==> inputs of try-harbor <==
==> flow/design.v <==
module alu_top (
    input             clk,
    input      [7:0]  a,
    input      [7:0]  b,
    input      [3:0]  sel,
    output reg [15:0] out
);
    reg  [7:0]  a_q, b_q;
    reg  [3:0]  sel_q;
    wire [15:0] alu_out;
    always @(posedge clk) begin
        a_q   <= a;
        b_q   <= b;
        sel_q <= sel;
        out   <= alu_out;
    end
    alu u_alu (.a(a_q), .b(b_q), .sel(sel_q), .out(alu_out));
endmodule

`timescale 1ns / 1ps
module alu(
    input [7:0] a,b,
    input [3:0] sel,
    output reg [15:0] out
    );
    always@(*)
        begin
            case(sel)
                4'b0000 : out=a+b;
                4'b0001 : out=a+1;
                4'b0010 : out=a-b;
                4'b0011 : out=a*b;
                4'b0100 : out=(b==0) ? 16'd0 : a/b;
                4'b0101 : out=(b==0) ? 16'd0 : a%b;
                4'b0110 : out=a&b;
                4'b0111 : out=a|b;
                4'b1000 : out=~(a&b);
                4'b1001 : out=~(a|b);
                4'b1010 : out=a^b;
                default: out=0;
            endcase        
        end    
endmodule
==> flow/run.sh <==
#!/bin/bash
# the make line also repeats each setting of config.mk as NAME=value (left out here)
make -C /OpenROAD-flow-scripts/flow DESIGN_CONFIG=/design/flow/config.mk WORK_HOME=/design/flow/orfs CLKGATE_MAP_FILE= finish
==> flow/config.mk <==
export PLATFORM = sky130hd
export DESIGN_NAME = alu_top
export DESIGN_NICKNAME = alu_top
export VERILOG_FILES = /design/flow/design.v
export SDC_FILE = /design/flow/constraint.sdc
export NUM_CORES = 4
export LEC_CHECK = 0
export ABC_AREA = 1
export CAP_MARGIN = 20
export CORE_MARGIN = 2
export CORE_UTILIZATION = 64
export CTS_CLUSTER_DIAMETER = 237
export CTS_CLUSTER_SIZE = 99
export PLACE_DENSITY = 0.38
export SLEW_MARGIN = 20
export TNS_END_PERCENT = 10
==> flow/constraint.sdc <==
create_clock -name core_clock -period 17.0 [get_ports {clk}]
set_input_delay 3.4000 -clock core_clock [delete_from_list [all_inputs] [get_ports {clk}]]
set_output_delay 3.4000 -clock core_clock [all_outputs]
set_load 0.01 [all_outputs]
==> try-quartz: changes against try-harbor <==
==> flow/config.mk (replaced) <==
export PLATFORM = sky130hd
export DESIGN_NAME = alu_top
export DESIGN_NICKNAME = alu_top
export VERILOG_FILES = /design/flow/design.v
export SDC_FILE = /design/flow/constraint.sdc
export NUM_CORES = 4
export LEC_CHECK = 0
export CAP_MARGIN = 20
export CORE_MARGIN = 2
export CORE_UTILIZATION = 58
export CTS_CLUSTER_DIAMETER = 391
export CTS_CLUSTER_SIZE = 39
export SETUP_SLACK_MARGIN = 4.76
export SLEW_MARGIN = 20
==> flow/constraint.sdc (replaced) <==
create_clock -name core_clock -period 17.5 [get_ports {clk}]
set_input_delay 3.5000 -clock core_clock [delete_from_list [all_inputs] [get_ports {clk}]]
set_output_delay 3.5000 -clock core_clock [all_outputs]
set_load 0.01 [all_outputs]
==> try-lagoon: changes against try-harbor <==
--- a/flow/config.mk
+++ b/flow/config.mk
@@ -7,9 +7,7 @@
 export LEC_CHECK = 0
-export ABC_AREA = 1
 export CAP_MARGIN = 20
 export CORE_MARGIN = 2
-export CORE_UTILIZATION = 64
-export CTS_CLUSTER_DIAMETER = 237
-export CTS_CLUSTER_SIZE = 99
-export PLACE_DENSITY = 0.38
+export CORE_UTILIZATION = 40
+export CTS_CLUSTER_DIAMETER = 395
+export CTS_CLUSTER_SIZE = 100
 export SLEW_MARGIN = 20
==> flow/constraint.sdc (replaced) <==
create_clock -name core_clock -period 32.0 [get_ports {clk}]
set_input_delay 6.4000 -clock core_clock [delete_from_list [all_inputs] [get_ports {clk}]]
set_output_delay 6.4000 -clock core_clock [all_outputs]
set_load 0.01 [all_outputs]
==> try-raven: changes against try-harbor <==
--- a/flow/config.mk
+++ b/flow/config.mk
@@ -10,7 +10,5 @@
 export CORE_MARGIN = 2
-export CORE_UTILIZATION = 64
+export CORE_UTILIZATION = 68
 export CTS_CLUSTER_DIAMETER = 237
-export CTS_CLUSTER_SIZE = 99
-export PLACE_DENSITY = 0.38
+export CTS_CLUSTER_SIZE = 92
 export SLEW_MARGIN = 20
-export TNS_END_PERCENT = 10
==> flow/constraint.sdc (replaced) <==
create_clock -name core_clock -period 24.6 [get_ports {clk}]
set_input_delay 4.9200 -clock core_clock [delete_from_list [all_inputs] [get_ports {clk}]]
set_output_delay 4.9200 -clock core_clock [all_outputs]
set_load 0.01 [all_outputs]
==> summary of the runs <==
- Core utilization: try-raven is higher than try-lagoon (41 points).
- Die area: try-raven < try-harbor < try-quartz < try-lagoon.
- Count of clock-buffer cells in the layout is the same in try-raven and try-lagoon.
- In try-lagoon the via count is lower than in try-raven, by 13%.
- In synthesized cell count, try-lagoon and try-quartz do not differ.
- try-quartz never finished: it broke off in global routing (5_1_grt). try-harbor stopped in global routing (5_1_grt), error DPL-0038. try-lagoon finished clean. try-raven finished but fails on negative setup slack.
- In try-lagoon the cell area is lower than in try-raven, by 9.5%.
- Synthesized area is about the same in try-raven and try-quartz.
- Against try-lagoon, the wire length of try-raven is higher by 6.3%.

---

==> exp/garnet <==
RTL: the design.v shown in full above, as it stands there.
Settings: LEC_CHECK=0, CAP_MARGIN=0, CELL_PAD_IN_SITES_DETAIL_PLACEMENT=1, CELL_PAD_IN_SITES_GLOBAL_PLACEMENT=2, CORE_ASPECT_RATIO=1.14, CORE_MARGIN=3, CORE_UTILIZATION=47, CTS_CLUSTER_SIZE=86, GPL_ROUTABILITY_DRIVEN=0, GPL_TIMING_DRIVEN=0, MAX_ROUTING_LAYER=met4, MIN_ROUTING_LAYER=met2, PLACE_DENSITY_LB_ADDON=0.15, SLEW_MARGIN=20; clock period 32.0 ns.
run.sh (not shown) runs the stock make flow with config.mk's settings and CLKGATE_MAP_FILE=.
==> exp/zinc (differences from exp/garnet) <==
Settings changed: CAP_MARGIN 0 to 20, CELL_PAD_IN_SITES_DETAIL_PLACEMENT 1 to default, CELL_PAD_IN_SITES_GLOBAL_PLACEMENT 2 to default, CORE_ASPECT_RATIO 1.14 to default, CORE_MARGIN 3 to 2, CORE_UTILIZATION 47 to 40, CTS_CLUSTER_SIZE 86 to default, GPL_ROUTABILITY_DRIVEN 0 to default, GPL_TIMING_DRIVEN 0 to default, MAX_ROUTING_LAYER met4 to default, MIN_ROUTING_LAYER met2 to default, PLACE_DENSITY_LB_ADDON 0.15 to default.
==> flow/constraint.sdc (replaced) <==
create_clock -name core_clock -period 30.6 [get_ports {clk}]
set_input_delay 6.1200 -clock core_clock [delete_from_list [all_inputs] [get_ports {clk}]]
set_output_delay 6.1200 -clock core_clock [all_outputs]
set_load 0.01 [all_outputs]
==> exp/cedar (differences from exp/garnet) <==
Settings changed: CAP_MARGIN 0 to 20, CELL_PAD_IN_SITES_DETAIL_PLACEMENT 1 to default, CELL_PAD_IN_SITES_GLOBAL_PLACEMENT 2 to 1, CORE_ASPECT_RATIO 1.14 to 1.17, CORE_MARGIN 3 to 2, CORE_UTILIZATION 47 to 40, CTS_CLUSTER_SIZE 86 to default, GPL_ROUTABILITY_DRIVEN 0 to default, GPL_TIMING_DRIVEN 0 to default, MAX_ROUTING_LAYER met4 to default, MIN_ROUTING_LAYER met2 to default, PLACE_DENSITY_LB_ADDON 0.15 to default, TNS_END_PERCENT from default to 5.
==> exp/indigo (differences from exp/garnet) <==
Settings changed: CAP_MARGIN 0 to 20, CELL_PAD_IN_SITES_DETAIL_PLACEMENT 1 to default, CELL_PAD_IN_SITES_GLOBAL_PLACEMENT 2 to default, CORE_ASPECT_RATIO 1.14 to default, CORE_MARGIN 3 to 2, CORE_UTILIZATION 47 to 72, CTS_CLUSTER_DIAMETER from default to 391, CTS_CLUSTER_SIZE 86 to default, GPL_ROUTABILITY_DRIVEN 0 to default, GPL_TIMING_DRIVEN 0 to default, MAX_ROUTING_LAYER met4 to default, MIN_ROUTING_LAYER met2 to default, PLACE_DENSITY_LB_ADDON 0.15 to default, TNS_END_PERCENT from default to 5.
==> flow/constraint.sdc (replaced) <==
create_clock -name core_clock -period 17.3 [get_ports {clk}]
set_input_delay 3.4600 -clock core_clock [delete_from_list [all_inputs] [get_ports {clk}]]
set_output_delay 3.4600 -clock core_clock [all_outputs]
set_load 0.01 [all_outputs]
==> qor.yml <==
routing:
  route.met2.wl_mm: 15.74
  antenna_left: 0
floorplan:
  dieArea_um2: 27650
final_layout:
  fillers: 2625
  finalNonFillerCells: 1792
status:
  status: "finished clean"
cts:
  numCtsBuffers: 5
  clk_pin_slew_ns: 0.07
place:
  dp.cells: 1769
grt:
  antenna_found_initial: 1
  grt_util_met3_pct: 1.740
That was exp/zinc.
==> qor.yml <==
final_layout:
  finalNonFillerCells: 1779
  fillers: 2772
routing:
  antenna_left: 0
grt:
  grt_util_met3_pct: 59.85
  antenna_found_initial: 0
cts:
  clk_pin_slew_ns: 0.08
  numCtsBuffers: 5
place:
  dp.cells: 1722
floorplan:
  dieArea_um2: 24250
logic_synthesis:
  ys_seq_share_pct: 6.842
status:
  status: "finished clean"
That was exp/garnet.
==> qor.yml <==
status:
  status: "did not finish"
  haltStage: "detailed placement"
  toolErrorMsg: "Error: detail_place.tcl, 38 bad optional access"
floorplan:
  fp_util_pct: 73.02
  rows: 44
  dieArea_um2: 15610
  die_w_um: 125.0
place:
  port_buffers: 36
logic_synthesis:
  synthMuxAreaShare_pct: 4.526
  topCellsByArea: "ha_1 (20%), fa_1 (7.4%), dfxtp_1 (6.8%)"
  edf_count: 0
  synthArstFlopShare_pct: 0
That was exp/indigo.
==> qor.yml <==
status:
  status: "finished clean"
floorplan:
  dieArea_um2: 27650
cts:
  numCtsBuffers: 5
  clk_pin_slew_ns: 0.07
routing:
  route.met2.wl_mm: 19.37
  antenna_left: 0
worst_hold_path:
  whs_path_depth: 3
grt:
  grt_util_met3_pct: 0.9161
  antenna_found_initial: 0
final_layout:
  fillers: 2684
  finalNonFillerCells: 1777
place:
  dp.cells: 1757
That was exp/cedar.
